## run A
==> flow/design.v (excerpt) <==
module JAM (
input CLK,
input RST,
output reg [2:0] W,
output reg [2:0] J,
input [6:0] Cost,
output reg [3:0] MatchCount,
output reg [9:0] MinCost,
output reg Valid );
==> flow/config.mk <==
export PLATFORM = sky130hd
export DESIGN_NAME = JAM
export DESIGN_NICKNAME = JAM
export VERILOG_FILES = /design/flow/design.v
export SDC_FILE = /design/flow/constraint.sdc
export NUM_CORES = 4
export LEC_CHECK = 0
export ABC_AREA = 1
export CAP_MARGIN = 20
export CELL_PAD_IN_SITES_DETAIL_PLACEMENT = 0
export CORE_ASPECT_RATIO = 1.09
export CORE_MARGIN = 2
export CORE_UTILIZATION = 72
export CTS_CLUSTER_DIAMETER = 79
export PLACE_DENSITY = 0.66
export SETUP_SLACK_MARGIN = -0.99
export SLEW_MARGIN = 5
export TNS_END_PERCENT = 80
==> flow/constraint.sdc <==
create_clock -name core_clock -period 15.3 [get_ports {CLK}]
set_input_delay 3.0600 -clock core_clock [delete_from_list [all_inputs] [get_ports {CLK}]]
set_output_delay 3.0600 -clock core_clock [all_outputs]
set_load 0.01 [all_outputs]
run.sh (not shown) runs the stock make flow with config.mk's settings and CLKGATE_MAP_FILE=.
Input-level comparison between run B and run A:
Settings: SLEW_MARGIN: 5 -> 20; SETUP_SLACK_MARGIN: -0.99 -> unset; PLACE_DENSITY: 0.66 -> unset; TNS_END_PERCENT: 80 -> unset; CTS_CLUSTER_DIAMETER: 79 -> unset; CORE_ASPECT_RATIO: 1.09 -> unset; CELL_PAD_IN_SITES_DETAIL_PLACEMENT: 0 -> unset; CORE_UTILIZATION: 72 -> 61; ABC_AREA: 1 -> unset; the clock period (ns, I/O delays scaled along): 15.3 -> 15.5.
Run B against run A: die extent in x increased by 14% relative to the old numbers, number of non-clock buffers in the layout went up by about 140%, global-route usage now sits lower. Comparing run A and run B, yosys cell count is higher on run A. Delta (run B minus run A): fraction of cell area in non-clock buffers now larger, final total power rose by about 3.6%, layout-stage area growth over the synthesis result +4.9 points. On worst clock skew, run A tracks run B almost exactly. Between run A and run B, combinational share of power is higher for run B, run A comes in under that. [run B] register area share after synthesis fell 0.51 points relative to run A.
Inputs modified between run B and run C:
Settings: swapping 61 for 40 in CORE_UTILIZATION.
### Flow results
Diff run C and run B: filler cell count in the final layout lower in run B. In the flow results for run C and run B, the combinational cell fraction of total power is larger on run B. Compared with run B, in run C maximum clock path buffer count ~0 delta, area taken by multi-input logic gates ~0 delta, count of clock-buffer cells in the layout -2, delay of the slowest cell on the worst path +50 ps. Power share of the clock group (lower): run B. Run C: full flow OK, the timing, DRC and antenna checks passed. Comparing run B against run C, there is no change at all in synthesized cell area. On smallest setup slack after layout: between run C and run B, it ends up lower for run B.

========
JAM again, from the RTL that the note above started with.
==> flow/design.v (excerpt) <==
module JAM (
input CLK,
input RST,
output reg [2:0] W,
output reg [2:0] J,
input [6:0] Cost,
output reg [3:0] MatchCount,
output reg [9:0] MinCost,
output reg Valid );
reg [2:0] n_state;
reg [2:0] c_state;
reg [2:0] max_index;
reg [2:0] max;
reg [2:0] sortlist [0:7];
reg directions [0:7];
reg sortable;
reg [2:0] list_index;
reg [9:0] cost_sum;
reg [9:0] cost_min;
parameter IDLE          = 3'd0,
          CAL_COST      = 3'd1,
          MIN_CONFIRM   = 3'd2,
          MOVE          = 3'd3,
          FIN           = 3'd4
;
always@(posedge CLK or posedge RST) begin
    if (RST) c_state <= IDLE;
    else c_state <= n_state;
end
always@(*) begin
    case(c_state)
        IDLE : n_state = CAL_COST;
        CAL_COST : n_state = (W == 3'd7) ? MIN_CONFIRM : c_state;
        MIN_CONFIRM : n_state = MOVE;
        MOVE : n_state = (sortable == 1'b0) ? FIN : CAL_COST;
        default : n_state = c_state;
    endcase
end
always @(posedge CLK or posedge RST) begin
    if(RST) list_index <= 3'd0;
    else if(n_state == CAL_COST) list_index <= list_index + 3'd1;
    else list_index <= 3'd0;
end
always @(posedge CLK or posedge RST) begin
    if(RST)begin
        sortlist[0] <= 3'd0;
        sortlist[1] <= 3'd1;
        sortlist[2] <= 3'd2;
        sortlist[3] <= 3'd3;
        sortlist[4] <= 3'd4;
        sortlist[5] <= 3'd5;
        sortlist[6] <= 3'd6;
        sortlist[7] <= 3'd7;
    end
    else if(c_state == MOVE && sortable == 1'b1)begin
        if(directions[sortlist[max_index]] == 1'b0)begin
            sortlist[max_index] <= sortlist[max_index-1];
            sortlist[max_index-1] <= sortlist[max_index];
        end
        else if(directions[sortlist[max_index]] == 1'b1)begin
            sortlist[max_index] <= sortlist[max_index+1];
            sortlist[max_index+1] <= sortlist[max_index];
        end
    end
end
always @(posedge CLK or posedge RST) begin
    if(RST)begin
  ...
Settings: LEC_CHECK=0, CAP_MARGIN=20, CELL_PAD_IN_SITES_GLOBAL_PLACEMENT=3, CORE_MARGIN=6, CORE_UTILIZATION=61, CTS_CLUSTER_DIAMETER=237, CTS_CLUSTER_SIZE=37, GPL_ROUTABILITY_DRIVEN=1, GPL_TIMING_DRIVEN=0, MAX_ROUTING_LAYER=met4, PLACE_DENSITY_LB_ADDON=0.03, SLEW_MARGIN=20; clock period 16.0 ns.
The starting point failed in global placement without I/O (FLW-0024).
Edit:
CELL_PAD_IN_SITES_GLOBAL_PLACEMENT = not set   (was 3)
CTS_CLUSTER_DIAMETER = not set   (was 237)
GPL_ROUTABILITY_DRIVEN = not set   (was 1)
HOLD_SLACK_MARGIN = 0.2   (was not set)
PLACE_DENSITY_LB_ADDON = 0.17   (was 0.03)
SLEW_MARGIN = 10   (was 20)
With this change the flow finished clean.
Area after synthesis does not change.
Die area stays the same.
Synthesized cell count is unchanged.
Edit:
CORE_MARGIN = 2   (was 6)
CTS_CLUSTER_SIZE = not set   (was 37)
GPL_TIMING_DRIVEN = not set   (was 0)
HOLD_SLACK_MARGIN = not set   (was 0.2)
MAX_ROUTING_LAYER = not set   (was met4)
PLACE_DENSITY_LB_ADDON = not set   (was 0.17)
SLEW_MARGIN = 20   (was 10)
clock period = 8.65 ns   (was 16.0 ns; I/O delays follow)
With this change the flow ended with an error in global routing with GRT-0116.
Die area is lower by about 12%.
Synthesized cell count stays the same.
Synthesized area stays the same.
Edit:
CORE_UTILIZATION = 63   (was 61)
clock period = 15.0 ns   (was 8.65 ns; I/O delays follow)
This time the run produced a clean layout; die size is lower by 3.1%; synthesized area does not change; synthesized cell count stays the same.
Edit:
ABC_AREA = 1   (was not set)
CORE_UTILIZATION = 65   (was 63)
TNS_END_PERCENT = 5   (was not set)
clock period = 11.7 ns   (was 15.0 ns; I/O delays follow)
Outcome: Setup slack improves by 0.28 ns; total power is higher by 14%; clock power is higher by 18%; wire length is lower by 9.6%; register-to-register slack improves by 0.28 ns; via count is about the same; die area is lower by 5.2%.
Edit:
ABC_AREA = not set   (was 1)
CORE_UTILIZATION = 40   (was 65)
TNS_END_PERCENT = not set   (was 5)
clock period = 16.0 ns   (was 11.7 ns; I/O delays follow)
Result: Synthesized area came out higher by a few percent; sequential power came out lower by a quarter to a third; power came out lower by about a fifth; design area came out higher by a few percent; worst hold slack gets worse by 0.023 ns; wire length came out higher by a few percent; final cell count came out lower by a little under a tenth; clock-buffer cell count came out lower by 1.
Power and IR drop assume default switching activity.
